`design/flow/config.mk`:
```
export PLATFORM = sky130hd
export DESIGN_NAME = mul_op
export DESIGN_NICKNAME = mul_op
export VERILOG_FILES = /design/flow/design.v
export SDC_FILE = /design/flow/constraint.sdc
export NUM_CORES = 4
export LEC_CHECK = 0
export ABC_AREA = 1
export CAP_MARGIN = 25
export CELL_PAD_IN_SITES_DETAIL_PLACEMENT = 0
export CORE_ASPECT_RATIO = 0.52
export CORE_MARGIN = 6
export CORE_UTILIZATION = 54
export GPL_TIMING_DRIVEN = 0
export HOLD_SLACK_MARGIN = 0.25
export MAX_ROUTING_LAYER = met4
export MIN_ROUTING_LAYER = met1
export SLEW_MARGIN = 20
export TNS_END_PERCENT = 100
```
`design/flow/constraint.sdc`:
```
create_clock -name core_clock -period 8.0 [get_ports {clk}]
set_input_delay 1.6000 -clock core_clock [delete_from_list [all_inputs] [get_ports {clk}]]
set_output_delay 1.6000 -clock core_clock [all_outputs]
set_load 0.01 [all_outputs]
```
`design/flow/design.v`:
```
module joinC #(parameter N = 5)(
	input [N - 1 : 0] valid_in,
	output reg  [N - 1 : 0] ready_in,
	output valid_out,
	input ready_out
);
	assign valid_out = &valid_in; 
	reg[N - 1 : 0] singleValid;
	integer i, j;
	always @(*)begin
		for(i = 0; i < N; i = i + 1)begin
			singleValid[i] = 1;
			for(j = 0; j < N; j = j + 1)
				if(i != j)
					singleValid[i] = singleValid[i] & valid_in[j];
		end
		for(i = 0; i < N; i = i + 1)begin
			ready_in[i] = singleValid[i] & ready_out;
		end
	end
endmodule
module OEHB #(parameter INPUTS = 1,
		parameter OUTPUTS = 1,
		parameter DATA_IN_SIZE = 32,
		parameter DATA_OUT_SIZE = 32)
	(
		input clk,
		input rst,
		input [INPUTS * (DATA_IN_SIZE)- 1 : 0]data_in_bus,
		input [INPUTS - 1 : 0]valid_in_bus,
		output [INPUTS - 1 : 0] ready_in_bus,
		output [OUTPUTS * (DATA_OUT_SIZE) - 1 : 0]data_out_bus,
		output reg [OUTPUTS - 1 : 0]valid_out_bus,
		input 	[OUTPUTS - 1 : 0] ready_out_bus
);
	wire reg_en;
	reg [DATA_IN_SIZE - 1 : 0] data_reg;
	always@(posedge clk, posedge rst)
		if(rst)
			valid_out_bus[0] <= 0;
		else
			valid_out_bus[0] <= valid_in_bus[0] | ~ready_in_bus[0];
	always@(posedge clk, posedge rst)
		if(rst)
			data_reg <= 0;
		else if(reg_en)
			data_reg <= data_in_bus[0 * DATA_IN_SIZE +: DATA_IN_SIZE];
	assign data_out_bus[0 * DATA_OUT_SIZE +: DATA_OUT_SIZE] = data_reg;
	assign ready_in_bus[0] = ~valid_out_bus[0] | ready_out_bus[0];
	assign reg_en = ready_in_bus[0] & valid_in_bus[0];
endmodule
module delay_buffer #(parameter SIZE = 32) (
	input clk, rst,
	input valid_in, ready_in,
	output valid_out
);
	reg [SIZE - 1 : 0] shift_reg;
	always @(posedge clk)begin
		if(ready_in | rst)
			shift_reg[0] <= valid_in;
	end
	always @(posedge clk)begin
		if(rst)
			shift_reg[SIZE - 1 : 1] <= 0;
		else if(ready_in)
			shift_reg[SIZE - 1 : 1] <= shift_reg[SIZE - 2 : 0];
	end
	assign valid_out = shift_reg[SIZE - 1];
endmodule
module mul_4_stage (
	input clk, ce,
	input[31 : 0] a,
	input [31 : 0] b,
	output [31 : 0] p
);
	reg [31 : 0] a_reg, b_reg, q0, q1, q2;
	wire [63 : 0] mul_wire;
	assign mul_wire = a_reg * b_reg;
	wire [31 : 0] mul;
	assign mul = mul_wire[31 : 0];
	always @(posedge clk)
		if(ce)begin
			a_reg <= a;
			b_reg <= b;
			q0 <= mul;
			q1 <= q0;
			q2 <= q1;
		end
	assign p = q2;
endmodule
module mul_op #(parameter INPUTS = 2,
		parameter OUTPUTS = 1,
		parameter DATA_IN_SIZE = 32,
		parameter DATA_OUT_SIZE = 32)
		(
		input clk,
		input rst,
		input [INPUTS * (DATA_IN_SIZE)- 1 : 0]data_in_bus,
		input [INPUTS - 1 : 0]valid_in_bus,
		output [INPUTS - 1 : 0] ready_in_bus,
		output [OUTPUTS * (DATA_OUT_SIZE) - 1 : 0]data_out_bus,
		output [OUTPUTS - 1 : 0]valid_out_bus,
		input 	[OUTPUTS - 1 : 0] ready_out_bus
);
	localparam LATENCY = 4;
	wire [2 * DATA_OUT_SIZE - 1 : 0] temp_result;
	wire join_valid;
	wire buff_valid, oehb_valid, oehb_ready;
	wire oehb_dataOut, oehb_datain;
	joinC #(.N(INPUTS)) add_fork(.valid_in(valid_in_bus), .ready_in(ready_in_bus), .valid_out(join_valid), .ready_out(oehb_ready));
	mul_4_stage multiply_unit (.clk(clk), .ce(oehb_ready), .a(data_in_bus[0 * DATA_IN_SIZE +: DATA_IN_SIZE]), .b(data_in_bus[1 * DATA_IN_SIZE +: DATA_IN_SIZE]), .p(data_out_bus[0 * DATA_OUT_SIZE +: DATA_OUT_SIZE]));
	delay_buffer #(.SIZE(LATENCY - 1))delay_buff(.clk(clk), .rst(rst), .valid_in(join_valid), .ready_in(oehb_ready), .valid_out(buff_valid));
	OEHB #(.INPUTS(1), .OUTPUTS(1), .DATA_IN_SIZE(1), .DATA_OUT_SIZE(1)) oehb_buffer (.clk(clk), .rst(rst),
										 .data_in_bus(1'b0), .valid_in_bus(buff_valid), .ready_in_bus(oehb_ready),
										 .data_out_bus(oehb_dataOut), .valid_out_bus(valid_out_bus[0]), .ready_out_bus(ready_out_bus[0]));
endmodule
```
`design/flow/run.sh`:
```
#!/bin/bash
# the make line also repeats each setting of config.mk as NAME=value (left out here)
make -C /OpenROAD-flow-scripts/flow DESIGN_CONFIG=/design/flow/config.mk WORK_HOME=/design/flow/orfs CLKGATE_MAP_FILE= finish
```
==> run summary, run 1 <==
yosys + openroad results -> status finished clean, Max stage delay on crit path 620 ps, HP Start multiply_unit.q1[22]$_DFFE_PN_, relative slew slack 19.3%, clock tree buffer depth 2, count of tool warnings 26, Worst path depth 24, dpl hpwl 55,800 um, Post-synth top cells inv_1, nand2_1, fa_1, via count 16,400, Syn Area/Cell 8.71 um^2, reg2reg end multiply_unit.q0[26]$_DFFE_PN_, buffer-and-inverter tally for the worst setup path 5, Final Max-Slew Violation Tally 0, GRT Total Usage 31.2%, IO Port Bufs 103, WL final 68,100 um, largest net degree at the start of global routing 88, # Cells Yosys 2,518, H-tree depth 4, CP max FO 10, DRC violations left 0, reg2reg setup slack 150 ps, Critical Path Source multiply_unit.a_reg[17]$_DFFE_PN_, CP startpoint kind flip-flop, global-route wire length before repair 101,000 um, worst path cell trace clkbuf_1 -> nand2_1 -> inv_1 -> fa_1 -> inv_1 -> fa_1 -> fa_1 -> fa_1 -> inv_1 -> fa_1 -> fa_1 -> fa_1 -> fa_1 -> ha_1 -> nand2_1 -> inv_1 -> nand2_1 -> nor2_4 -> nand4_1 -> nand3_1 -> a21o_1 -> nand2_1 -> nand2_1 -> xor2_1, CP required 8220 ps, Hold WS 411 ps, WHS Endpoint multiply_unit.q2[22]$_DFFE_PN_, CTS Root Cell clkbuf_16, max_cap viols 0, GP Congestion 1.02, area leader, netlist fa_1, setup TNS 0 ps, Die Y 157 um, aoi share 1.68%, Final Hold Vio Count 0, Area Growth Syn to Fin 11.3%, TritonCTS Buffers 17, hold depth 0, hold buffers post-CTS 0, sequential fraction of the synthesis area 22.4%, slowest cell on the critical path fa_1, critical path class flip-flop to flip-flop, cell mode on critical path fa_1, Sequential Area 4900 um^2, Mux area share 0%, xor+xnor area frac 1.28%, Yosys top cell area share 37.3%, FFs w/ async S/R, synth 0.610%, TritonCTS clock tree done, CP Capture Type flip-flop, # fillers 3,505, EDFF count, synth 161, #FFs+latches synth 164, Sinks on Clock Net 164, most frequent cell after synthesis inv_1, Synth Net Count 3,118, fin nets 3,245, DP Worst Slack -157 ps, Worst-path clk slew 80 ps, Setup Skew 12.6 ps, via density per instance 5.13, Post-Synth Adder-Cell Area 44.3%, final worst-path setup slack 149 ps, worst reg2reg path depth 24, grt total ovfl 0, top cells, area fa_1, edfxtp_1, inv_1, nand2_1, ha_1, die width 291 um, yosys synthesis chip area 21,900 um^2, cell family with most CP delay adder cells, initial core utilization 55.6%, Hold Crit Class flip-flop to flip-flop, Commonest flop edfxtp_1, crit path time final 7850 ps, Critical Path AT 8070 ps, Simple Share, Synth 14.5%, Row Count 52, Post-Synthesis Cells 2,518, DR pass1 iterations 6, vias in the first global route 16,500, Cell Count, Final, Fillers Out 3,199, count of cell types in the netlist 38, wire length per cell 21.3 um, Worst Tran Pin Value 1210 ps, DIE AREA 45,800 um^2, Setup crit end multiply_unit.q0[26]$_DFFE_PN_, cycle use final 98.1%, r2r startpoint multiply_unit.a_reg[17]$_DFFE_PN_, post-route ant nets 0, unrepaired setup endpoints after global routing false, Max Freq 127 MHz, Late-Pin Clk Latency 480 ps, Post-Place Cells 3,164, initial antenna violation count 1, Mapped Area 21,900 um^2, IO Pins 104, Dominant comb cell adder cells, final setup violating endpoints 0, initial drt markers 1,628, Comb area 13,600 um^2, yosys warns 4, CORE AREA 39,400 um^2
per-layer routing:
metal	GRT usage (%)	wire length, um
met5	-	0
met4	6.28	1130
met3	16.3	11600
met2	37.4	24700
met1	46.2	30700
area by class of cell:
| cell class | count | share of cell area [%] |
|---|---|---|
| Timing Repair Buffer | 110 | 4.65 |
| Buffer | 104 | 1.94 |
| Multi-Input combinational cell | 1440 | 55.6 |
| Sequential cell | 164 | 20.1 |
| Clock inverter | 15 | 0.769 |
| Inverter | 808 | 12.5 |
| Antenna cell | 1 | 0.0103 |
| Tap cell | 540 | 2.77 |
| Clock buffer | 17 | 1.74 |
what timing repair did:
| item | 4_1_cts | 5_1_grt |
|---|---|---|
| hold endpoints to repair | 0 | 0 |
| endpoints found under the setup margin | 3 | 6 |
| pin swaps | 0 | 1 |
| gates resized | 6 | 43 |
| cloned | 0 | 0 |
| buffers inserted | 0 | 0 |
metrics by stage:
stage	util, %	area [um^2]
after floorplan	-	21900
after global placement	59.9	23600
after detailed placement	60.1	23700
after CTS	61.7	24300
after global routing	61.9	24400
final	61.9	24400
==> inputs of run 2 (changes only) <==
- ABC_AREA: 1 -> default
- CAP_MARGIN: 25 -> 20
- CELL_PAD_IN_SITES_DETAIL_PLACEMENT: 0 -> default
- CELL_PAD_IN_SITES_GLOBAL_PLACEMENT: default -> 0
- CORE_ASPECT_RATIO: 0.52 -> 0.5
- CORE_MARGIN: 6 -> 7
- CORE_UTILIZATION: 54 -> 61
- CTS_CLUSTER_DIAMETER: default -> 240
- CTS_CLUSTER_SIZE: default -> 99
- GPL_TIMING_DRIVEN: 0 -> default
- HOLD_SLACK_MARGIN: 0.25 -> 0.3
- MAX_ROUTING_LAYER: met4 -> default
- PLACE_DENSITY: default -> 0.43
- SETUP_SLACK_MARGIN: default -> 2.64
- TNS_END_PERCENT: 100 -> 30
- clock period: 8.0 -> 12.9 ns (I/O delays scaled with it)
==> run 2 against run 1 <==
Effect of this change: largest cell class unchanged; area after synthesis decreased by 5.1%; sequential share of layout area is 1.4 points higher; final cell count down 25%; still clean on timing, DRC and antenna; first-iteration DRC count shrank 45%; fmax rose by 1.1%; via count decreased by 21%; count of clock-buffer cells in the layout grew 1; clock skew increased by 8.7 ps.
==> run summary, run 2 <==
yosys + openroad results -> status finished clean, initial core utilization 62.5% (+6.9 points), most frequent cell after synthesis fa_1, Mux area share 0.0963% (+0.096 points), setup bufs post-CTS 0 (unchanged), sequential fraction of the synthesis area 23.6% (+1.2 points), Worst path depth 20 (-17%), Late-Pin Clk Latency 470 ps (about the same), count of tool warnings 28 (+7.7%), wire length per cell 20.6 um (-3.0%), Synth Net Count 2,485 (-20%), CP required 13,090 ps (+4870 ps), via density per instance 5.44 (+5.9%), area leader, netlist fa_1, CP Capture Type flip-flop, fin nets 2,534 (-22%), # Cells Yosys 1,885 (-25%), Area Growth Syn to Fin 9.49%, Sinks on Clock Net 164 (unchanged), reg2reg end multiply_unit.q0[31]$_DFFE_PN_, top cells, area fa_1, edfxtp_1, and2_1, ha_1, inv_1, Critical Path Source multiply_unit.b_reg[2]$_DFFE_PN_, DR pass1 iterations 5 (-1), Setup Skew 21.2 ps (+8.68 ps), DIE AREA 39,800 um^2 (-13%), Syn Area/Cell 11.0 um^2 (+27%), Max Freq 129 MHz (+1.1%), DRC violations left 0 (unchanged), aoi share 2.82% (+1.1 points), dpl hpwl 38,800 um (-31%), via count 13,000 (-21%), largest net degree at the start of global routing 66 (-25%), reg2reg setup slack 5130 ps (+4990 ps), unrepaired setup endpoints after global routing false, IO Pins 104 (unchanged), post-route design area 22,800 um^2 (-6.6%), hold buffers post-CTS 0 (unchanged), count of cell types in the netlist 48 (+26%), cell mode on critical path fa_1, Placed Instance Area 22,100 um^2 (-6.5%), cell family with most CP delay adder cells, max_cap viols 0 (unchanged), Comb area 14,200 um^2 (+4.9%), crit path time final 7770 ps (-85.4 ps), Setup crit end multiply_unit.q0[31]$_DFFE_PN_, GP Congestion 0.931 (-8.5%), HP Start multiply_unit.q0[10]$_DFFE_PN_, Mapped Area 20,800 um^2 (-5.1%), xor+xnor area frac 3.54% (+2.3 points), die width 275 um (-5.6%), H-tree depth 4 (unchanged), Hold Crit Class flip-flop to flip-flop, Post-Synth Adder-Cell Area 46.7% (+2.4 points), GRT Total Usage 26.8% (-4.4 points), # fillers 2,518 (-28%), CP max FO 30 (+20), critical path class flip-flop to flip-flop, Critical Path AT 7960 ps (-110 ps), WL final 49,300 um (-28%), worst reg2reg path depth 20 (-17%), yosys synthesis chip area 20,800 um^2 (-5.1%), initial antenna violation count 0 (-1), TritonCTS clock tree done, relative slew slack 26.6% (+7.3 points), CP startpoint kind flip-flop, grt total ovfl 0 (unchanged), Worst-path clk slew 80 ps (about the same), setup TNS 0 ps (unchanged), Dominant comb cell adder cells, WHS Endpoint multiply_unit.q1[10]$_DFFE_PN_, global-route wire length before repair 80,700 um (-20%), Final Hold Vio Count 0 (unchanged), Simple Share, Synth 15.2% (+0.71 points), EDFF count, synth 161 (unchanged), r2r startpoint multiply_unit.b_reg[2]$_DFFE_PN_, Commonest flop edfxtp_1, Max stage delay on crit path 800 ps (+180 ps), #FFs+latches synth 164 (unchanged), initial drt markers 888 (-45%), post-route ant nets 0 (unchanged), Row Count 47 (-9.6%), IO Port Bufs 103 (unchanged), Post-Synthesis Cells 1,885 (-25%), Sequential Area 4900 um^2 (unchanged), Final Max-Slew Violation Tally 0 (unchanged), worst path cell trace and2_1 -> fa_1 -> inv_1 -> fa_1 -> fa_1 -> fa_1 -> inv_1 -> fa_1 -> fa_1 -> fa_1 -> fa_1 -> ha_1 -> a21o_1 -> a21oi_2 -> o21ai_1 -> a221o_1 -> a21oi_2 -> o31ai_4 -> a311oi_2 -> xnor2_1, TritonCTS Buffers 17 (unchanged), Die Y 145 um (-8.1%), Post-synth top cells fa_1, and2_1, inv_1, yosys warns 4 (unchanged), vias in the first global route 14,900 (-9.8%), Yosys top cell area share 39.3% (+2.0 points), CORE AREA 33,300 um^2 (-16%), clock tree buffer depth 2 (unchanged), cycle use final 60.2% (-38 points), FFs w/ async S/R, synth 0.610% (unchanged), hold depth 0 (unchanged), buffer-and-inverter tally for the worst setup path 2 (-3), Hold WS 416 ps (+5.54 ps), CTS Root Cell clkbuf_16, post_cts resized 0 (-6), final setup violating endpoints 0 (unchanged), Worst Tran Pin Value 1100 ps (-109 ps), slowest cell on the critical path edfxtp_1
[run 2: metrics by stage]
stage	utilization, %	setup slack [ps]	std cells
2_1_floorplan	-	5180	1885
3_3_place_gp	66.5	5340	2356
3_5_place_dp	66.5	5100	2356
4_1_cts	68.4	5090	2388
5_1_grt	68.4	4800	2388
6_report	68.4	5130	2389
[run 2: metal layers]
| metal | global-route usage [%] | part of all wire (%) |
|---|---|---|
| met2 | 44.2 | 47 |
| met4 | 7.19 | 2.2 |
| met3 | 6.57 | 7.8 |
| met1 | 35.8 | 43 |
| met5 | 0 | 0 |
[run 2: area by class of cell]
class | instances | share of cell area [%]
clock buffer | 18 | 1.93
timing repair buffer | 112 | 4.82
tap | 441 | 2.42
antenna | 1 | 0.0110
inverter | 366 | 6.03
multi-input combinational | 1273 | 62.5
clock inverter | 14 | 0.808
sequential | 164 | 21.5
==> inputs of run 3 (changes only) <==
- CELL_PAD_IN_SITES_GLOBAL_PLACEMENT: 0 -> default
- CORE_ASPECT_RATIO: 0.5 -> default
- CORE_MARGIN: 7 -> 2
- CORE_UTILIZATION: 61 -> 67
- CTS_CLUSTER_DIAMETER: 240 -> default
- CTS_CLUSTER_SIZE: 99 -> 95
- HOLD_SLACK_MARGIN: 0.3 -> default
- MIN_ROUTING_LAYER: met1 -> default
- PLACE_DENSITY: 0.43 -> default
- SETUP_SLACK_MARGIN: 2.64 -> default
- TNS_END_PERCENT: 30 -> default
- clock period: 12.9 -> 8.92 ns (I/O delays scaled with it)
==> run 3 against run 2 <==
Effect of this change: fmax increased by 3.7%; via count rose by 0.17%; non-clock buffer count up 3; area after synthesis unchanged; critical path type unchanged.
==> run summary, run 3 <==
yosys + openroad results -> status finished clean, hold depth 0 (unchanged), via count 13,000 (+0.17%), xor+xnor area frac 3.54% (unchanged), yosys synthesis chip area 20,800 um^2 (unchanged), crit path time final 7490 ps (-278 ps), Placed Instance Area 22,100 um^2 (-0.22%), dpl hpwl 35,500 um (-8.5%), vias in the first global route 14,300 (-4.1%), initial core utilization 68.0% (+5.5 points), Die Y 180 um (+25%), die width 180 um (-35%), TritonCTS clock tree done, Yosys top cell area share 39.3% (unchanged), r2r startpoint multiply_unit.b_reg[8]$_DFFE_PN_, Late-Pin Clk Latency 460 ps (about the same), GRT Total Usage 30.1% (+3.3 points), yosys warns 4 (unchanged), largest net degree at the start of global routing 79 (+20%), IO Port Bufs 103 (unchanged), #FFs+latches synth 164 (unchanged), relative slew slack 31.3% (+4.6 points), CP max FO 24 (-20%), H-tree depth 4 (unchanged), GP Congestion 0.882 (-5.2%), setup bufs post-CTS 0 (unchanged), Syn Area/Cell 11.0 um^2 (unchanged), Max stage delay on crit path 1010 ps (+210 ps), HP Start multiply_unit.q0[16]$_DFFE_PN_, Dominant comb cell adder cells, most frequent cell after synthesis fa_1, CTS Root Cell clkbuf_16, DP Worst Slack 1520 ps (-3590 ps), post_cts resized 0 (unchanged), wire length per cell 19.2 um (-7.0%), Simple Share, Synth 15.2% (unchanged), setup TNS 0 ps (unchanged), Post-Synth Adder-Cell Area 46.7% (unchanged), global-route wire length before repair 74,800 um (-7.3%), DIE AREA 32,500 um^2 (-18%), Post-synth top cells fa_1, and2_1, inv_1, sequential fraction of the synthesis area 23.6% (unchanged), grt total ovfl 0 (unchanged), EDFF count, synth 161 (unchanged), Sinks on Clock Net 164 (unchanged), Final Max-Slew Violation Tally 0 (unchanged), Synth Net Count 2,485 (unchanged), Final Hold Vio Count 0 (unchanged), IO Pins 104 (unchanged), hold buffers post-CTS 0 (unchanged), count of tool warnings 28 (unchanged), clock tree buffer depth 2 (unchanged), Max Freq 134 MHz (+3.7%), # fillers 2,157 (-14%), worst path cell trace nand2_1 -> fa_1 -> inv_1 -> fa_1 -> fa_1 -> inv_1 -> fa_1 -> inv_1 -> fa_1 -> inv_1 -> fa_1 -> inv_1 -> fa_1 -> fa_1 -> ha_1 -> a21o_1 -> a21oi_2 -> o21ai_1 -> a221o_1 -> a21oi_2 -> o31ai_4 -> a2111oi_2 -> nand3b_1, Finished Core Util 74.1% (+5.7 points), Commonest flop edfxtp_1, final worst-path setup slack 1430 ps (-3700 ps), Critical Path Source multiply_unit.b_reg[8]$_DFFE_PN_, Worst path depth 23 (+15%), Worst Tran Pin Value 1030 ps (-69.7 ps), CP startpoint kind flip-flop, CP Capture Type flip-flop, Cell Count, Final, Fillers Out 2,345 (-1.8%), critical path class flip-flop to flip-flop, cell mode on critical path fa_1, TritonCTS Buffers 17 (unchanged), final setup violating endpoints 0 (unchanged), Post-Place Cells 2,312 (-1.9%), initial antenna violation count 1 (+1), DR pass1 iterations 6 (+1), Hold Crit Class flip-flop to flip-flop, worst reg2reg path depth 23 (+15%), via density per instance 5.55 (+2.0%), WHS Endpoint multiply_unit.q1[16]$_DFFE_PN_, Critical Path AT 7800 ps (-160 ps), max_cap viols 0 (unchanged), Setup crit end multiply_unit.q0[29]$_DFFE_PN_, area leader, netlist fa_1, slowest cell on the critical path edfxtp_1, Post-Synthesis Cells 1,885 (unchanged), buffer-and-inverter tally for the worst setup path 5 (+3), Mapped Area 20,800 um^2 (unchanged), aoi share 2.82% (unchanged), Mux area share 0.0963% (unchanged), reg2reg setup slack 1430 ps (-3700 ps), Row Count 64 (+36%), top cells, area fa_1, edfxtp_1, and2_1, ha_1, inv_1, reg2reg end multiply_unit.q0[29]$_DFFE_PN_, unrepaired setup endpoints after global routing false, post-route ant nets 0 (unchanged), DRC violations left 0 (unchanged), # Cells Yosys 1,885 (unchanged), FFs w/ async S/R, synth 0.610% (unchanged), Antenna diodes 0 (-1), Setup Skew 10.8 ps (-10.4 ps), post-route design area 22,700 um^2 (-0.45%), count of cell types in the netlist 48 (unchanged), CP required 9230 ps (-3860 ps), WL final 45,000 um (-8.7%), initial drt markers 781 (-12%), Area Growth Syn to Fin 9.01%, fin nets 2,537 (+0.12%), Worst-path clk slew 70 ps (about the same), Hold WS 414 ps (-2.49 ps), CORE AREA 30,600 um^2 (-8.1%), cell family with most CP delay adder cells, cycle use final 83.9% (+24 points)
[run 3: layout make-up]
type	count	area [um^2]	share of cell area (%)
multi-input cells	1273	14200	62.7
clock buffers	17	425	1.88
clock inverters	14	118	0.519
well taps	396	495	2.19
flip-flops and latches	164	4900	21.6
repair buffers	115	1140	5.01
inverters	366	1370	6.06
[run 3: routing by layer]
metal  share of wire [%]  wire [um]  global-route usage [%]  vias to the layer above
li1                    -          -                       -                     5760
met3                 7.0       3150                    5.88                       81
met1                  42      19100                    42.1                     6695
met4                 2.8       1250                    11.3                        0
met5                   0          0                       0                        -
met2                  48      21500                    47.4                      480
==> inputs of run 4 (changes only) <==
- CORE_UTILIZATION: 67 -> 72
- CTS_CLUSTER_SIZE: 95 -> default
- PLACE_DENSITY: default -> 0.93
- SETUP_SLACK_MARGIN: default -> -0.39
- SLEW_MARGIN: 20 -> 5
- clock period: 8.92 -> 6.33 ns (I/O delays scaled with it)
==> run 4 against run 3 <==
Effect of this change: the layout now fails its checks (negative setup slack); fmax grew 5.3%; flip-flop count is the same; final area grew 10%; hold slack gained 4.4 ps; synthesized cell count is the same; sequential share of layout area shrank 2.0 points; global-route usage grew 9.9 points; routed wire length grew 45%.
==> run summary, run 4 <==
yosys + openroad results -> yosys warns 4 (unchanged), worst path cell trace buf_4 -> buf_4 -> nand2_1 -> fa_1 -> inv_1 -> fa_1 -> fa_1 -> inv_1 -> fa_1 -> inv_2 -> fa_1 -> fa_1 -> fa_1 -> fa_1 -> ha_4 -> a21oi_4 -> o21ai_2 -> a221o_1 -> a21oi_2 -> o31ai_4 -> a2111oi_2 -> nand3b_1, post-route ant nets 0 (unchanged), die width 174 um (-3.5%), count of tool warnings 28 (unchanged), Post-Place Cells 2,484 (+7.4%), worst reg2reg path depth 22 (-4.3%), Placed Instance Area 23,600 um^2 (+6.8%), Sinks on Clock Net 164 (unchanged), Mux area share 0.0963% (unchanged), final setup violating endpoints 18 (+18), Post-Synthesis Cells 1,885 (unchanged), Mapped Area 20,800 um^2 (unchanged), Critical Path AT 7450 ps (-350 ps), dpl hpwl 44,700 um (+26%), CORE AREA 28,500 um^2 (-6.7%), Sequential Area 4900 um^2 (unchanged), CP Capture Type flip-flop, wire length per cell 25.5 um (+33%), Failed Checks negative setup slack, initial antenna violation count 3 (+2), Dominant comb cell adder cells, DIE AREA 30,300 um^2 (-6.8%), FFs w/ async S/R, synth 0.610% (unchanged), top cells, area fa_1, edfxtp_1, and2_1, ha_1, inv_1, Syn Area/Cell 11.0 um^2 (unchanged), critical path class flip-flop to flip-flop, vias in the first global route 17,300 (+21%), relative slew slack 33.6% (+2.3 points), IO Port Bufs 103 (unchanged), Post-synth top cells fa_1, and2_1, inv_1, # fillers 1,194 (-45%), final worst-path setup slack -783 ps (-2220 ps), Synth Net Count 2,485 (unchanged), WHS Endpoint multiply_unit.q2[1]$_DFFE_PN_, DR pass1 iterations 6 (unchanged), hold depth 0 (unchanged), yosys synthesis chip area 20,800 um^2 (unchanged), r2r startpoint multiply_unit.a_reg[11]$_DFFE_PN_, Post-Synth Adder-Cell Area 46.7% (unchanged), Commonest flop edfxtp_1, hold buffers post-CTS 0 (unchanged), via count 16,000 (+23%), Worst Tran Pin Value 997 ps (-34.3 ps), Final Max-Slew Violation Tally 0 (unchanged), Row Count 62 (-3.1%), Setup crit end multiply_unit.q0[29]$_DFFE_PN_, sequential fraction of the synthesis area 23.6% (unchanged), via density per instance 6.26 (+13%), initial drt markers 1,749 (+120%), cell family with most CP delay adder cells, Comb area 14,700 um^2 (+3.3%), status complete, but fails checks, cycle use final 112% (+28 points), CP max FO 7 (-71%), clock tree buffer depth 2 (unchanged), Yosys top cell area share 39.3% (unchanged), global-route wire length before repair 90,100 um (+20%), Area Growth Syn to Fin 20.0%, Worst-path clk slew 80 ps (about the same), Finished Core Util 87.4% (+13 points), max_cap viols 0 (unchanged), Hold WS 418 ps (+4.40 ps), TritonCTS Buffers 17 (unchanged), Cell Count, Final, Fillers Out 2,557 (+9.0%), Simple Share, Synth 15.2% (unchanged), reg2reg end multiply_unit.q0[29]$_DFFE_PN_, post-route design area 25,000 um^2 (+10%), reg2reg setup slack -780 ps (-2220 ps), Late-Pin Clk Latency 480 ps (+20 ps), DRC violations left 0 (unchanged), grt total ovfl 0 (unchanged), crit path time final 7110 ps (-374 ps), EDFF count, synth 161 (unchanged), slowest cell on the critical path fa_1, Worst path depth 22 (-4.3%), H-tree depth 4 (unchanged), CTS Root Cell clkbuf_16, buffer-and-inverter tally for the worst setup path 5 (unchanged), Final Hold Vio Count 0 (unchanged), Die Y 174 um (-3.5%), GRT Total Usage 40.0% (+9.9 points), CP required 6660 ps (-2570 ps), Hold Crit Class flip-flop to flip-flop, Max stage delay on crit path 630 ps (-380 ps), # Cells Yosys 1,885 (unchanged), TritonCTS clock tree done, cell mode on critical path fa_1, fin nets 2,760 (+8.8%), area leader, netlist fa_1, Setup Skew 23.5 ps (+12.7 ps), xor+xnor area frac 3.54% (unchanged), WL final 65,100 um (+45%), unrepaired setup endpoints after global routing true, count of cell types in the netlist 48 (unchanged), CP startpoint kind flip-flop, IO Pins 104 (unchanged), HP Start multiply_unit.q1[1]$_DFFE_PN_, Max Freq 141 MHz (+5.3%), GP Congestion 0.992 (+12%), initial core utilization 72.9% (+4.9 points), largest net degree at the start of global routing 76 (-3.8%), Critical Path Source multiply_unit.a_reg[11]$_DFFE_PN_, most frequent cell after synthesis fa_1, aoi share 2.82% (unchanged), #FFs+latches synth 164 (unchanged)
run 4: per-layer routing:
layer | share of wire, % | GRT usage (%)
met1 | 31 | 46.7
met2 | 46 | 65.4
met3 | 12 | 10.8
met4 | 10 | 26.6
met5 | 0.018 | 0
run 4: final cells by class:
type / count / area share (%)
antenna: 2 / 0.0201
inverter: 366 / 5.51
sequential: 164 / 19.6
timing repair buffer: 338 / 11.8
clock buffer: 20 / 1.75
clock inverter: 10 / 0.441
tap: 384 / 1.93
multi-input combinational: 1273 / 58.9
run 4: per-stage QoR:
stage	TNS [ps]	worst slack (ps)
2_1_floorplan	-1720	-372
3_3_place_gp	-3750	-364
3_5_place_dp	-8430	-694
4_1_cts	-5640	-454
5_1_grt	-10790	-865
6_report	-9360	-783
run 4: repair_timing:
action                                  4_1_cts  5_1_grt
endpoints found under the setup margin       13       17
pin swaps                                    38       54
hold endpoints to repair                      0        0
setup buffers                                38       22
resized                                      32       87
==> inputs of run 5 (changes only) <==
- CORE_UTILIZATION: 72 -> 40
- PLACE_DENSITY: 0.93 -> default
- SETUP_SLACK_MARGIN: -0.39 -> 0.63
- SLEW_MARGIN: 5 -> 20
- clock period: 6.33 -> 7.52 ns (I/O delays scaled with it)
==> run 5 against run 4 <==
Effect of this change: now clean on timing, DRC and antenna; critical endpoint is now multiply_unit.q0[31]$_DFFE_PN_; flip-flop count unchanged; area after synthesis stayed put; die area grew 78%; hold slack got worse by 5.8 ps; synthesized cell count unchanged; non-clock buffer count shrank 95; final area fell by 2.5%; routed wire length decreased by 24%; fmax up 3.3%; final cell count grew 7.9%.
==> run summary, run 5 <==
yosys + openroad results -> status finished clean, Commonest flop edfxtp_1, area leader, netlist fa_1, Placed Instance Area 22,700 um^2 (-3.6%), initial core utilization 40.5% (-32 points), HP Start multiply_unit.q1[15]$_DFFE_PN_, grt total ovfl 0 (unchanged), DR pass1 iterations 4 (-2), count of cell types in the netlist 48 (unchanged), Worst path depth 22 (unchanged), CORE AREA 51,400 um^2 (+80%), Sinks on Clock Net 164 (unchanged), yosys warns 4 (unchanged), Max Freq 145 MHz (+3.3%), cell mode on critical path fa_1, CTS Root Cell clkbuf_16, GRT Total Usage 19.7% (-20 points), Critical Path AT 7110 ps (-340 ps), WHS Endpoint multiply_unit.q2[15]$_DFFE_PN_, cycle use final 91.5% (-21 points), Antenna diodes 0 (-2), yosys synthesis chip area 20,800 um^2 (unchanged), count of tool warnings 28 (unchanged), final setup violating endpoints 0 (-18), Setup Skew 11.0 ps (-12.5 ps), sequential fraction of the synthesis area 23.6% (unchanged), worst reg2reg path depth 22 (unchanged), unrepaired setup endpoints after global routing true, slowest cell on the critical path fa_1, Worst-path clk slew 80 ps (about the same), Hold Crit Class flip-flop to flip-flop, via count 13,200 (-17%), Worst Tran Pin Value 1000 ps (+4.91 ps), reg2reg setup slack 640 ps (+1420 ps), Max stage delay on crit path 550 ps (-80 ps), Synth Net Count 2,485 (unchanged), CP startpoint kind flip-flop, Die Y 232 um (+33%), EDFF count, synth 161 (unchanged), Simple Share, Synth 15.2% (unchanged), CP max FO 4 (-3), Area Growth Syn to Fin 17.0%, Final Hold Vio Count 0 (unchanged), TritonCTS Buffers 17 (unchanged), hold depth 0 (unchanged), post-route ant nets 0 (unchanged), Row Count 83 (+34%), Post-Synth Adder-Cell Area 46.7% (unchanged), # Cells Yosys 1,885 (unchanged), Late-Pin Clk Latency 490 ps (about the same), Setup crit end multiply_unit.q0[31]$_DFFE_PN_, most frequent cell after synthesis fa_1, initial antenna violation count 0 (-3), CP Capture Type flip-flop, wire length per cell 18.0 um (-29%), reg2reg end multiply_unit.q0[31]$_DFFE_PN_, worst path cell trace buf_4 -> buf_4 -> and2_1 -> fa_1 -> inv_1 -> fa_1 -> fa_1 -> fa_1 -> inv_1 -> fa_1 -> fa_1 -> fa_1 -> fa_1 -> ha_4 -> a21o_1 -> a21oi_4 -> o21ai_2 -> a221o_1 -> a21oi_2 -> o31ai_4 -> a311oi_2 -> xnor2_1, Post-synth top cells fa_1, and2_1, inv_1, Critical Path Source multiply_unit.a_reg[16]$_DFFE_PN_, DRC violations left 0 (unchanged), Dominant comb cell adder cells, Final Max-Slew Violation Tally 0 (unchanged), top cells, area fa_1, edfxtp_1, and2_1, ha_1, inv_1, post-route design area 24,300 um^2 (-2.5%), fin nets 2,665 (-3.4%), largest net degree at the start of global routing 76 (unchanged), relative slew slack 33.2% (-0.33 points), via density per instance 4.80 (-23%), TritonCTS clock tree done, clock tree buffer depth 2 (unchanged), WL final 49,800 um (-24%), Mapped Area 20,800 um^2 (unchanged), global-route wire length before repair 79,600 um (-12%), FFs w/ async S/R, synth 0.610% (unchanged), aoi share 2.82% (unchanged), die width 232 um (+33%), crit path time final 6880 ps (-230 ps), CP required 7750 ps (+1090 ps), setup TNS 0 ps (+9360 ps), buffer-and-inverter tally for the worst setup path 4 (-1), IO Port Bufs 103 (unchanged), xor+xnor area frac 3.54% (unchanged), critical path class flip-flop to flip-flop, Syn Area/Cell 11.0 um^2 (unchanged), initial drt markers 680 (-61%), dpl hpwl 39,200 um (-12%), H-tree depth 4 (unchanged), IO Pins 104 (unchanged), Mux area share 0.0963% (unchanged), #FFs+latches synth 164 (unchanged), Yosys top cell area share 39.3% (unchanged), vias in the first global route 14,400 (-17%), max_cap viols 0 (unchanged), GP Congestion 0.880 (-11%), r2r startpoint multiply_unit.a_reg[16]$_DFFE_PN_, cell family with most CP delay adder cells, Post-Synthesis Cells 1,885 (unchanged), DIE AREA 53,800 um^2 (+78%)
==> run 5: what timing repair did <==
item | CTS | global route
setup endpoints to repair | 11 | 13
cloned | 0 | 1
setup buffers | 66 | 28
resized | 10 | 36
pin swaps | 2 | 51
hold buffers | 0 | 0
==> run 5: area by class of cell <==
cell class,count,area (um^2)
clock inverters,13,139
multi-input cells,1273,14400
inverters,366,1370
flip-flops and latches,164,4900
clock buffers,19,443
well taps,680,851
repair buffers,243,2190
fillers,4693,27100
==> run 5: metrics by stage <==
step	hold WS [ps]	util (%)	worst slack (ps)	cells
after floorplan	400	-	768	1885
after global placement	401	44.2	471	2631
after detailed placement	405	44.2	350	2631
after CTS	416	46.5	629	2729
after global routing	415	47.3	432	2758
final	412	47.3	637	2758
==> run 5: routing by layer <==
layer | GRT usage, % | vias up | share of wire (%)
met2 | 31.5 | 286 | 48
met4 | 6.35 | 0 | 2.5
met5 | 0 | - | 0
li1 | - | 6031 | -
met3 | 3.84 | 51 | 4.6
met1 | 26.9 | 6857 | 45
==> inputs of run 6 (changes only) <==
- CORE_UTILIZATION: 40 -> 72
- CTS_CLUSTER_DIAMETER: default -> 159
- CTS_CLUSTER_SIZE: default -> 95
- SETUP_SLACK_MARGIN: 0.63 -> 1.27
- clock period: 7.52 -> 6.3 ns (I/O delays scaled with it)
==> run 6 against run 5 <==
Effect of this change: the layout now fails its checks (negative setup slack); highest routed layer unchanged; core utilization grew 42 points; final cell count shrank 6.9%; global-route usage grew 21 points; flip-flop count is the same; via count grew 19%.
==> run summary, run 6 <==
yosys + openroad results -> WHS Endpoint multiply_unit.q2[26]$_DFFE_PN_, Area Growth Syn to Fin 22.5%, # Cells Yosys 1,885 (unchanged), max_cap viols 0 (unchanged), Yosys top cell area share 39.3% (unchanged), largest net degree at the start of global routing 89 (+17%), yosys warns 4 (unchanged), Worst-path clk slew 80 ps (about the same), CP max FO 8 (+4), critical path class flip-flop to flip-flop, clock tree buffer depth 2 (unchanged), Final Hold Vio Count 0 (unchanged), Setup Skew 12.5 ps (+1.54 ps), Final Max-Slew Violation Tally 0 (unchanged), dpl hpwl 42,300 um (+7.7%), Mux area share 0.0963% (unchanged), crit path time final 7120 ps (+235 ps), cell mode on critical path fa_1, Post-Synthesis Cells 1,885 (unchanged), Worst path depth 22 (unchanged), reg2reg setup slack -820 ps (-1450 ps), Row Count 62 (-25%), post-route ant nets 0 (unchanged), Finished Core Util 89.3% (+42 points), count of tool warnings 31 (+11%), HP Start multiply_unit.q1[26]$_DFFE_PN_, routed wl met3 7350 um (+220%), worst path cell trace buf_6 -> and2_1 -> fa_1 -> inv_1 -> fa_1 -> fa_1 -> inv_1 -> ha_1 -> fa_1 -> fa_1 -> fa_1 -> fa_1 -> ha_4 -> a21o_1 -> a21oi_2 -> o21ai_1 -> a221o_1 -> a21oi_2 -> o31ai_4 -> buf_6 -> a2111oi_4 -> nand3b_1, DR pass1 iterations 6 (+2), CORE AREA 28,500 um^2 (-44%), Simple Share, Synth 15.2% (unchanged), worst reg2reg path depth 22 (unchanged), FFs w/ async S/R, synth 0.610% (unchanged), Hold Crit Class flip-flop to flip-flop, Mapped Area 20,800 um^2 (unchanged), via count 15,800 (+19%), initial core utilization 72.9% (+32 points), Syn Area/Cell 11.0 um^2 (unchanged), met2 wire len 30,300 um (+27%), WL final 63,700 um (+28%), fin nets 2,767 (+3.8%), xor+xnor area frac 3.54% (unchanged), CP required 6640 ps (-1110 ps), TritonCTS clock tree done, grt total ovfl 0 (unchanged), GP Congestion 0.938 (+6.6%), Max Freq 140 MHz (-3.3%), #FFs+latches synth 164 (unchanged), Setup crit end multiply_unit.q0[29]$_DFFE_PN_, Dominant comb cell adder cells, die width 174 um (-25%), hold depth 0 (unchanged), GRT Total Usage 40.5% (+21 points), slowest cell on the critical path edfxtp_1, Post-Synth Adder-Cell Area 46.7% (unchanged), hold buffers post-CTS 0 (unchanged), Late-Pin Clk Latency 480 ps (about the same), wire length per cell 24.8 um (+38%), final setup violating endpoints 18 (+18), Failed Checks negative setup slack, Worst Tran Pin Value 873 ps (-129 ps), status complete, but fails checks, r2r startpoint multiply_unit.b_reg[15]$_DFFE_PN_, IO Pins 104 (unchanged), count of cell types in the netlist 48 (unchanged), final worst-path setup slack -818 ps (-1450 ps), aoi share 2.82% (unchanged), Critical Path AT 7460 ps (+350 ps), Synth Net Count 2,485 (unchanged), via density per instance 6.14 (+28%), TritonCTS Buffers 17 (unchanged), routed length on met1 21,400 um (-4.7%), area leader, netlist fa_1, CTS Root Cell clkbuf_16, buffer-and-inverter tally for the worst setup path 4 (unchanged), highest metal used met4, vias in the first global route 16,800 (+17%), reg2reg end multiply_unit.q0[29]$_DFFE_PN_, Critical Path Source multiply_unit.b_reg[15]$_DFFE_PN_, yosys synthesis chip area 20,800 um^2 (unchanged), cell family with most CP delay adder cells, initial drt markers 1,722 (+150%), sequential fraction of the synthesis area 23.6% (unchanged), DIE AREA 30,300 um^2 (-44%), cycle use final 113% (+21 points), initial antenna violation count 4 (+4), most frequent cell after synthesis fa_1, Max stage delay on crit path 570 ps (+20 ps), global-route wire length before repair 90,700 um (+14%), Die Y 174 um (-25%), Hold WS 417 ps (+4.99 ps), H-tree depth 4 (unchanged), Post-synth top cells fa_1, and2_1, inv_1, EDFF count, synth 161 (unchanged), top cells, area fa_1, edfxtp_1, and2_1, ha_1, inv_1, CP Capture Type flip-flop, Sinks on Clock Net 164 (unchanged), CP startpoint kind flip-flop, Commonest flop edfxtp_1, DRC violations left 0 (unchanged), IO Port Bufs 103 (unchanged), unrepaired setup endpoints after global routing true, relative slew slack 41.8% (+8.6 points)
## run 6: routing by layer
layer / global-route usage (%) / vias up
li1: - / 6235
met1: 51.6 / 7816
met2: 65.8 / 1320
met3: 9.27 / 400
met4: 21.0 / 0
met5: 0 / -
## run 6: repair_timing
action	CTS	global route
setup buffers	30	21
gates resized	65	86
setup endpoints to repair	24	24
gates cloned	0	1
pin swaps	34	35
## run 6: per-stage QoR
stage	TNS [ps]	cells	worst slack (ps)	cell area, um^2
floorplan	-784	1885	-282	21100
global placement	-3650	2480	-396	23800
detailed placement	-6720	2480	-611	23800
CTS	-5700	2542	-539	24900
global route	-12020	2565	-898	25500
finish	-9760	2569	-818	25500
## run 6: cell type report
cell class | count | area [um^2]
fill | 1220 | 3060
tap | 384 | 480
inverter | 366 | 1370
multi-input combinational | 1273 | 14900
timing repair buffer | 345 | 3210
sequential | 164 | 4900
antenna | 5 | 12.5
clock inverter | 15 | 193
clock buffer | 17 | 425
==> inputs of run 7 (changes only) <==
- ABC_AREA: default -> 1
- CAP_MARGIN: 20 -> 5
- CELL_PAD_IN_SITES_GLOBAL_PLACEMENT: default -> 1
- CORE_ASPECT_RATIO: default -> 0.89
- CORE_MARGIN: 2 -> 3
- CORE_UTILIZATION: 72 -> 60
- CTS_CLUSTER_DIAMETER: 159 -> default
- CTS_CLUSTER_SIZE: 95 -> 46
- GPL_ROUTABILITY_DRIVEN: default -> 1
- GPL_TIMING_DRIVEN: default -> 0
- HOLD_SLACK_MARGIN: default -> 0.07
- MAX_ROUTING_LAYER: default -> met4
- MIN_ROUTING_LAYER: default -> met1
- PLACE_DENSITY_LB_ADDON: default -> 0.05
- SETUP_SLACK_MARGIN: 1.27 -> 1.94
- TNS_END_PERCENT: default -> 95
- clock period: 6.3 -> 12.9 ns (I/O delays scaled with it)
==> run 7 against run 6 <==
Effect of this change: via count grew 2.4%; global-route usage shrank 7.0 points; critical path depth grew 5; routed wire length shrank 5.3%; clock skew grew 8.7 ps; sequential share of layout area grew 1.0 points; synthesized cell count grew 34%; the run now finishes clean; count of clock-buffer cells in the layout is the same; critical endpoint is now multiply_unit.q0[26]$_DFFE_PN_; setup slack gained 5800 ps; non-clock buffer count shrank 135.
==> run summary, run 7 <==
yosys + openroad results -> GP Congestion 1.01 (+7.9%), DR pass1 iterations 5 (-1), yosys synthesis chip area 21,900 um^2 (+5.4%), Post-Synthesis Cells 2,518 (+34%), vias in the first global route 16,700 (-0.65%), reg2reg end multiply_unit.q0[26]$_DFFE_PN_, Max Freq 126 MHz (-10%), initial antenna violation count 1 (-3), xor+xnor area frac 1.28% (-2.3 points), Hold Crit Class flip-flop to flip-flop, initial drt markers 1,340 (-22%), r2r startpoint multiply_unit.b_reg[3]$_DFFE_PN_, hold buffers post-CTS 0 (unchanged), cell family with most CP delay adder cells, Mapped Area 21,900 um^2 (+5.4%), reg2reg setup slack 4970 ps (+5790 ps), Max stage delay on crit path 580 ps (about the same), post-route ant nets 0 (unchanged), DP Worst Slack 5180 ps (+5790 ps), # Cells Yosys 2,518 (+34%), IO Pins 104 (unchanged), cell mode on critical path fa_1, CP max FO 10 (+2), Synth Net Count 3,118 (+25%), #FFs+latches synth 164 (unchanged), critical path class flip-flop to flip-flop, CP startpoint kind flip-flop, Row Count 65 (+4.8%), Post-Synth Adder-Cell Area 44.3% (-2.4 points), Mux area share 0% (-0.096 points), FFs w/ async S/R, synth 0.610% (unchanged), cycle use final 61.4% (-52 points), yosys warns 4 (unchanged), HP Start multiply_unit.q0[27]$_DFFE_PN_, Late-Pin Clk Latency 480 ps (about the same), top cells, area fa_1, edfxtp_1, inv_1, nand2_1, ha_1, DIE AREA 38,900 um^2 (+28%), most frequent cell after synthesis inv_1, relative slew slack 28.6% (-13 points), wire length per cell 19.3 um (-22%), count of cell types in the netlist 38 (-21%), dpl hpwl 49,700 um (+18%), initial core utilization 61.4% (-11 points), TritonCTS Buffers 17 (unchanged), Critical Path Source multiply_unit.b_reg[3]$_DFFE_PN_, post_cts resized 0 (-100%), via density per instance 5.17 (-16%), Sinks on Clock Net 164 (unchanged), crit path time final 7930 ps (+809 ps), worst reg2reg path depth 27 (+23%), Commonest flop edfxtp_1, Worst Tran Pin Value 1070 ps (+199 ps), buffer-and-inverter tally for the worst setup path 8 (+4), WL final 60,300 um (-5.3%), Dominant comb cell adder cells, GRT Total Usage 33.5% (-7.0 points), CP required 13,110 ps (+6470 ps), setup bufs post-CTS 0 (-100%), global-route wire length before repair 94,300 um (+4.0%), final worst-path setup slack 4970 ps (+5790 ps), setup TNS 0 ps (+9760 ps), clock tree buffer depth 2 (unchanged), Die Y 186 um (+7.1%), slowest cell on the critical path fa_1, CORE AREA 35,700 um^2 (+25%), DRC violations left 0 (unchanged), Setup crit end multiply_unit.q0[26]$_DFFE_PN_, CTS Root Cell clkbuf_16, hold depth 0 (unchanged), Critical Path AT 8140 ps (+680 ps), Simple Share, Synth 14.5% (-0.71 points), via count 16,100 (+2.4%), Post-synth top cells inv_1, nand2_1, fa_1, sequential fraction of the synthesis area 22.4% (-1.2 points), CP Capture Type flip-flop, Setup Skew 21.3 ps (+8.73 ps), status finished clean, die width 209 um (+20%), Final Max-Slew Violation Tally 0 (unchanged), TritonCTS clock tree done, Worst-path clk slew 70 ps (about the same), Worst path depth 27 (+23%), Area Growth Syn to Fin 10.3%, IO Port Bufs 103 (unchanged), # fillers 2,972 (+140%), H-tree depth 4 (unchanged), Final Hold Vio Count 0 (unchanged), area leader, netlist fa_1, final setup violating endpoints 0 (-18), unrepaired setup endpoints after global routing false, Yosys top cell area share 37.3% (-2.0 points), largest net degree at the start of global routing 110 (+24%), max_cap viols 0 (unchanged), count of tool warnings 28 (-9.7%), fin nets 3,241 (+17%), Syn Area/Cell 8.71 um^2 (-21%), aoi share 1.68% (-1.1 points), grt total ovfl 0 (unchanged), EDFF count, synth 161 (unchanged), WHS Endpoint multiply_unit.q1[27]$_DFFE_PN_
-- run 7: cell type report --
cell class | count | area [um^2] | share of cell area, %
antenna | 1 | 2.50 | 0.0104
multi-input combinational | 1440 | 13500 | 56.0
inverter | 808 | 3040 | 12.6
clock inverter | 15 | 168 | 0.694
clock buffer | 17 | 425 | 1.76
timing repair buffer | 104 | 1060 | 4.38
tap | 469 | 587 | 2.43
sequential | 164 | 4900 | 20.3
buffer | 106 | 449 | 1.86
-- run 7: stage by stage --
step | hold WS, ps | instance area, um^2 | cells | utilization, %
after floorplan | 400 | 21900 | 2518 | -
after global placement | 401 | 23500 | 3090 | 65.9
after detailed placement | 405 | 23600 | 3091 | 66.0
after CTS | 416 | 24200 | 3123 | 67.7
after global routing | 422 | 24200 | 3124 | 67.7
final | 415 | 24200 | 3124 | 67.7
-- run 7: routing by layer --
layer	up-vias	wire length, um	track usage (%)
met5	-	0	-
met4	0	2420	12.3
met3	115	8150	13.9
met1	7943	24000	43.7
li1	7361	-	-
met2	724	25800	47.2
==> inputs of run 8 (changes only) <==
- ABC_AREA: 1 -> default
- CAP_MARGIN: 5 -> 20
- CORE_ASPECT_RATIO: 0.89 -> default
- CORE_MARGIN: 3 -> 2
- CORE_UTILIZATION: 60 -> 71
- CTS_CLUSTER_DIAMETER: default -> 27
- CTS_CLUSTER_SIZE: 46 -> default
- GPL_ROUTABILITY_DRIVEN: 1 -> default
- GPL_TIMING_DRIVEN: 0 -> default
- HOLD_SLACK_MARGIN: 0.07 -> default
- SETUP_SLACK_MARGIN: 1.94 -> -0.4
- TNS_END_PERCENT: 95 -> default
- clock period: 12.9 -> 6.36 ns (I/O delays scaled with it)
==> run 8 against run 7 <==
Effect of this change: critical endpoint is now multiply_unit.q0[31]$_DFFE_PN_; die area fell by 21%; sequential share of layout area fell by 0.34 points; the layout now fails its checks (negative setup slack); global-route usage rose by 3.0 points; critical path type unchanged; setup slack got worse by 5500 ps; area after synthesis fell by 5.1%; flip-flop count did not move; final area rose by 1.7%; via count fell by 11%.
==> run summary, run 8 <==
yosys + openroad results -> Max stage delay on crit path 570 ps (about the same), FFs w/ async S/R, synth 0.610% (unchanged), Post-Synthesis Cells 1,885 (-25%), aoi share 2.82% (+1.1 points), Setup crit end multiply_unit.q0[31]$_DFFE_PN_, CP max FO 8 (-2), vias in the first global route 15,800 (-5.5%), cycle use final 108% (+47 points), status complete, but fails checks, initial drt markers 1,282 (-4.3%), CP startpoint kind flip-flop, cell mode on critical path fa_1, Dominant comb cell adder cells, dpl hpwl 41,200 um (-17%), Post-synth top cells fa_1, and2_1, inv_1, #FFs+latches synth 164 (unchanged), unrepaired setup endpoints after global routing true, Worst Tran Pin Value 999 ps (-72.9 ps), clock tree buffer depth 2 (unchanged), area leader, netlist fa_1, wire length per cell 20.3 um (+5.0%), final setup violating endpoints 17 (+17), slowest cell on the critical path fa_1, reg2reg end multiply_unit.q0[31]$_DFFE_PN_, Max Freq 145 MHz (+15%), Hold Crit Class flip-flop to flip-flop, CORE AREA 28,800 um^2 (-19%), reg2reg setup slack -540 ps (-5510 ps), critical path class flip-flop to flip-flop, sequential fraction of the synthesis area 23.6% (+1.2 points), # Cells Yosys 1,885 (-25%), count of cell types in the netlist 48 (+26%), hold depth 0 (unchanged), Syn Area/Cell 11.0 um^2 (+27%), # fillers 1,520 (-49%), IO Pins 104 (unchanged), grt total ovfl 0 (unchanged), xor+xnor area frac 3.54% (+2.3 points), CTS Root Cell clkbuf_16, DRC violations left 0 (unchanged), Final Hold Vio Count 0 (unchanged), Simple Share, Synth 15.2% (+0.71 points), Critical Path Source multiply_unit.b_reg[2]$_DFFE_PN_, Commonest flop edfxtp_1, Mux area share 0.0963% (+0.096 points), Cell Count, Final, Fillers Out 2,538 (-19%), GRT Total Usage 36.5% (+3.0 points), r2r startpoint multiply_unit.b_reg[2]$_DFFE_PN_, CP Capture Type flip-flop, count of tool warnings 29 (+3.6%), fin nets 2,741 (-15%), worst path cell trace buf_6 -> buf_4 -> and2_1 -> fa_1 -> inv_1 -> fa_1 -> fa_1 -> fa_1 -> inv_1 -> fa_1 -> ha_1 -> fa_1 -> fa_1 -> ha_4 -> and3_1 -> and3_2 -> and4bb_4 -> o21ai_2 -> buf_4 -> o31ai_4 -> a311oi_2 -> xnor2_1, yosys synthesis chip area 20,800 um^2 (-5.1%), most frequent cell after synthesis fa_1, H-tree depth 4 (unchanged), buffer-and-inverter tally for the worst setup path 5 (-3), IO Port Bufs 103 (unchanged), Post-Synth Adder-Cell Area 46.7% (+2.4 points), via count 14,300 (-11%), Finished Core Util 85.4% (+18 points), top cells, area fa_1, edfxtp_1, and2_1, ha_1, inv_1, Sinks on Clock Net 164 (unchanged), Post-Place Cells 2,489 (-19%), die width 175 um (-16%), initial core utilization 72.3% (+11 points), final worst-path setup slack -540 ps (-5510 ps), Worst-path clk slew 70 ps (about the same), initial antenna violation count 1 (unchanged), TritonCTS clock tree done, DR pass1 iterations 7 (+2), post-route ant nets 0 (unchanged), Mapped Area 20,800 um^2 (-5.1%), crit path time final 6900 ps (-1030 ps), via density per instance 5.64 (+9.2%), Failed Checks negative setup slack, HP Start multiply_unit.q1[16]$_DFFE_PN_, Area Growth Syn to Fin 18.2%, Synth Net Count 2,485 (-20%), Worst path depth 22 (-19%), Critical Path AT 7120 ps (-1020 ps), DP Worst Slack -584 ps (-5760 ps), Yosys top cell area share 39.3% (+2.0 points), WL final 51,500 um (-15%), EDFF count, synth 161 (unchanged), Late-Pin Clk Latency 480 ps (about the same), Row Count 62 (-4.6%), Setup Skew 12.2 ps (-9.05 ps), TritonCTS Buffers 17 (unchanged), Final Max-Slew Violation Tally 0 (unchanged), DIE AREA 30,700 um^2 (-21%), CP required 6580 ps (-6530 ps), max_cap viols 0 (unchanged), yosys warns 4 (unchanged), cell family with most CP delay adder cells, GP Congestion 0.980 (-3.2%), Die Y 175 um (-6.0%), global-route wire length before repair 81,300 um (-14%), worst reg2reg path depth 22 (-19%), WHS Endpoint multiply_unit.q2[16]$_DFFE_PN_, relative slew slack 33.4% (+4.9 points), largest net degree at the start of global routing 81 (-26%)
run 8: per-layer routing:
layer | GRT usage (%) | part of all wire (%)
met1 | 47.3 | 39
met5 | - | 0
met4 | 15.0 | 4.3
met3 | 6.90 | 8.6
met2 | 57.4 | 48
run 8: timing repair:
action | 4_1_cts | 5_1_grt
buffers inserted | 14 | 7
endpoints found under the setup margin | 8 | 14
pin swaps | 20 | 8
hold buffers | 0 | 0
gates resized | 13 | 22
run 8: cell type report:
class	count	area, um^2	area share [%]
clock inverter	14	143	0.580
inverter	366	1370	5.59
clock buffer	17	425	1.73
sequential	164	4900	19.9
tap	384	480	1.95
multi-input combinational	1273	14400	58.5
timing repair buffer	319	2870	11.7
antenna	1	2.50	0.0102
run 8: metrics by stage:
stage | hold slack [ps] | TNS (ps) | instance area, um^2
6_report | 417 | -5270 | 24600
4_1_cts | 418 | -4720 | 24400
3_5_place_dp | 405 | -5740 | 23700
3_3_place_gp | 401 | -3130 | 23700
5_1_grt | 424 | -8920 | 24600
2_1_floorplan | 400 | -1610 | 20800
==> inputs of run 9 (changes only) <==
- ABC_AREA: default -> 1
- CELL_PAD_IN_SITES_GLOBAL_PLACEMENT: 1 -> default
- CORE_UTILIZATION: 71 -> 72
- CTS_CLUSTER_DIAMETER: 27 -> 227
- CTS_CLUSTER_SIZE: default -> 100
- HOLD_SLACK_MARGIN: default -> 0.27
- MAX_ROUTING_LAYER: met4 -> default
- MIN_ROUTING_LAYER: met1 -> default
- PLACE_DENSITY: default -> 0.35
- PLACE_DENSITY_LB_ADDON: 0.05 -> default
- SETUP_SLACK_MARGIN: -0.4 -> 0.13
- clock period: 6.36 -> 3.52 ns (I/O delays scaled with it)
==> run 9 against run 8 <==
Effect of this change: the run now fails in 5_1_grt; area after synthesis increased by 5.4%; synthesized cell count increased by 34%; die area increased by 3.8%.
==> run summary, run 9 <==
yosys + openroad results -> CORE AREA 29,800 um^2 (+3.5%), GP Congestion 0.985 (+0.50%), Commonest flop edfxtp_1, Mapped Area 21,900 um^2 (+5.4%), Post-synth top cells inv_1, nand2_1, fa_1, Placed Instance Area 25,500 um^2 (+7.4%), sequential fraction of the synthesis area 22.4% (-1.2 points), EDFF count, synth 161 (unchanged), DIE AREA 31,900 um^2 (+3.8%), FFs w/ async S/R, synth 0.610% (unchanged), count of cell types in the netlist 38 (-21%), #FFs+latches synth 164 (unchanged), clock tree buffer depth 2 (unchanged), aoi share 1.68% (-1.1 points), most frequent cell after synthesis inv_1, Sinks on Clock Net 164 (unchanged), Post-Synth Adder-Cell Area 44.3% (-2.4 points), Post-Place Cells 3,134 (+26%), top cells, area fa_1, edfxtp_1, inv_1, nand2_1, ha_1, CTS Root Cell clkbuf_16, Row Count 63 (+1.6%), Mux area share 0% (-0.096 points), dpl hpwl 47,500 um (+15%), H-tree depth 4 (unchanged), initial core utilization 73.6% (+1.3 points), Die Y 178 um (+1.9%), # Cells Yosys 2,518 (+34%), TritonCTS Buffers 17 (unchanged), area leader, netlist fa_1, Simple Share, Synth 14.5% (-0.71 points), IO Port Bufs 103 (unchanged), Dominant comb cell adder cells, IO Pins 104 (unchanged), hold buffers post-CTS 0 (unchanged), yosys warns 4 (unchanged), yosys synthesis chip area 21,900 um^2 (+5.4%), Synth Net Count 3,118 (+25%), Failed at 5_1_grt, Syn Area/Cell 8.71 um^2 (-21%), Yosys top cell area share 37.3% (-2.0 points), xor+xnor area frac 1.28% (-2.3 points), die width 178 um (+1.9%), Post-Synthesis Cells 2,518 (+34%), status aborted with a tool error
-- run 9: metrics by stage --
| step | setup WS [ps] | TNS (ps) | utilization [%] |
|---|---|---|---|
| CTS | -3120 | -63950 | 91.2 |
| detailed placement | -3470 | -66820 | 85.4 |
| global placement | -3180 | -61860 | 85.4 |
| floorplan | -2740 | -73170 | - |
-- run 9: timing repair --
item                       in CTS
pin swaps                      99
gates cloned                    1
gates resized                 173
setup buffers                  45
setup endpoints to repair      28
